Setup of amber:
Design cordic_magphase, start of the top module:
module cordic_magphase #(
    parameter integer INPUT_WIDTH      = 16,
    parameter integer INT_WIDTH        = 32,
    parameter integer ITERATIONS       = 32,
    parameter integer GAIN_FRAC_BITS   = 28,
    parameter integer OUTPUT_FRAC_BITS = 14
) (
    input  wire                          clk,
    input  wire                          rst_n,
    input  wire                          start,
    input  wire signed [INPUT_WIDTH-1:0] x_in,
    input  wire signed [INPUT_WIDTH-1:0] y_in,
    output reg                           busy,
    output reg                           done,
    output reg  signed [INT_WIDTH-1:0]   magnitude,
    output reg  signed [INT_WIDTH-1:0]   phase
);
clock: 11.1 ns
lec_check: 0
cap_margin: 25
cell_pad_in_sites_global_placement: 3
core_margin: 2
core_utilization: 23
cts_cluster_diameter: 243
cts_cluster_size: 88
gpl_timing_driven: 0
max_routing_layer: met4
slew_margin: 5
run.sh (not shown) runs the stock make flow with config.mk's settings and CLKGATE_MAP_FILE=.
--- input diff amber..quartz ---
- swapping 23 for 40 in CORE_UTILIZATION
- clearing CELL_PAD_IN_SITES_GLOBAL_PLACEMENT, which used to be 3
- clearing CTS_CLUSTER_SIZE, which used to be 88
- clearing GPL_TIMING_DRIVEN, which used to be 0
- swapping 25 for 20 in CAP_MARGIN
- clearing CTS_CLUSTER_DIAMETER, which used to be 243
- swapping 5 for 20 in SLEW_MARGIN
- clearing MAX_ROUTING_LAYER, which used to be met4
- swapping 11.1 for 20.0 in the clock period (ns, I/O delays scaled along)
quartz finished all stages; the layout is clean.
The post-synthesis register bit count was comparable across amber and quartz.
[compare] base=amber new=quartz: global-route wire length before repair moved down.
quartz against amber: cell count has decreased; design area decreased about 4.6%; worst setup margin climbed 9120 ps.
diff inputs: quartz => sierra
- HOLD_SLACK_MARGIN: unset -> 0.02
- CTS_CLUSTER_SIZE: unset -> 88
- PLACE_DENSITY_LB_ADDON: unset -> 0.13
- MAX_ROUTING_LAYER: unset -> met4
- SLEW_MARGIN: 20 -> 5
- CELL_PAD_IN_SITES_GLOBAL_PLACEMENT: unset -> 3
Results
- Total area of sequential cells across sierra and quartz: no real change.
- Detailed route wirelength on metal3 in sierra is 1200 um below quartz.
- The combined global-route utilization of all metal layers in sierra was higher than what quartz gave.
- Summary of sierra over quartz: setup slack +350 ps, maximum frequency higher.
For zinc, these inputs were changed with respect to sierra:
- an added GPL_ROUTABILITY_DRIVEN of 0
- a change of SLEW_MARGIN from 5 to 20
- an added TNS_END_PERCENT of 20
- a change of CORE_UTILIZATION from 40 to 64
- an added CTS_CLUSTER_DIAMETER of 361
- an added ABC_AREA of 0
- a deleted HOLD_SLACK_MARGIN that had been 0.02
- a deleted MAX_ROUTING_LAYER that had been met4
- a change of PLACE_DENSITY_LB_ADDON from 0.13 to 0.29
- a change of CTS_CLUSTER_SIZE from 88 to 100
- a change of CELL_PAD_IN_SITES_GLOBAL_PLACEMENT from 3 to 1
==> results <==
[compare] base=sierra new=zinc: maximum frequency down about 4.4%; fraction of standard cell area in multi-input logic up 1.4 points; global-route usage up 9.7 points.
Higher tapcell count was reported by sierra, not zinc.
The higher setup slack of sierra and zinc is in sierra.
Relative to sierra, the total wirelength of the detailed-routed design measured on zinc has decreased by more than 10%.
When the final numbers for sierra and zinc were put side by side, the wire length per cell after detailed routing turned out to be greater in sierra.


cordic_magphase again, from the RTL that the note above started with.
Settings: LEC_CHECK=0, CAP_MARGIN=20, CELL_PAD_IN_SITES_DETAIL_PLACEMENT=0, CELL_PAD_IN_SITES_GLOBAL_PLACEMENT=0, CORE_ASPECT_RATIO=0.85, CORE_MARGIN=2, CORE_UTILIZATION=68, CTS_CLUSTER_DIAMETER=170, MAX_ROUTING_LAYER=met4, PLACE_DENSITY_LB_ADDON=0.16, SLEW_MARGIN=20; clock period 7.16 ns.
The baseline failed in global routing (5_1_grt), error ODB-0269.
==> next run, changes <==
CELL_PAD_IN_SITES_DETAIL_PLACEMENT = unset   (was 0)
CELL_PAD_IN_SITES_GLOBAL_PLACEMENT = unset   (was 0)
CORE_ASPECT_RATIO = unset   (was 0.85)
CORE_UTILIZATION = 67   (was 68)
CTS_CLUSTER_DIAMETER = unset   (was 170)
HOLD_SLACK_MARGIN = -0.08   (was unset)
PLACE_DENSITY_LB_ADDON = unset   (was 0.16)
TNS_END_PERCENT = 5   (was unset)
clock period = 7.01 ns   (was 7.16 ns; I/O delays follow)
Outcome: With this change the flow finished with negative setup slack left; synthesized area stays the same; synthesized cell count does not change; die size grows slightly.
==> next run, changes <==
CORE_UTILIZATION = 72   (was 67)
CTS_CLUSTER_DIAMETER = 199   (was unset)
CTS_CLUSTER_SIZE = 28   (was unset)
TNS_END_PERCENT = unset   (was 5)
clock period = 13.7 ns   (was 7.01 ns; I/O delays follow)
=> This time the run completed with no timing, DRC or antenna violations; wire length drops by roughly a tenth; setup slack gains 5.0 ns; maximum frequency drops by about a fifth; die area drops by a few percent.
==> next run, changes <==
CTS_CLUSTER_DIAMETER = unset   (was 199)
CTS_CLUSTER_SIZE = 49   (was 28)
HOLD_SLACK_MARGIN = unset   (was -0.08)
PLACE_DENSITY_LB_ADDON = 0.01   (was unset)
SETUP_SLACK_MARGIN = 2.39   (was unset)
TNS_END_PERCENT = 5   (was unset)
clock period = 8.45 ns   (was 13.7 ns; I/O delays follow)
After rerunning: Global-route usage came out higher by 1.9 points. Utilization grows by 7.3 points. Synthesized area is unchanged. Wire length grows by a little under a tenth. Cell area climbs by roughly a tenth. Critical path depth came out lower by 5. Worst setup slack gets worse by 3.3 ns.
==> next run, changes <==
CORE_UTILIZATION = 40   (was 72)
CTS_CLUSTER_SIZE = unset   (was 49)
MAX_ROUTING_LAYER = unset   (was met4)
PLACE_DENSITY_LB_ADDON = unset   (was 0.01)
SETUP_SLACK_MARGIN = unset   (was 2.39)
TNS_END_PERCENT = unset   (was 5)
clock period = 10.7 ns   (was 8.45 ns; I/O delays follow)
=> Clock-buffer cell count does not change. Wire length goes down by 17%. Utilization goes down by 41 points. Design area goes down by 6.8%.
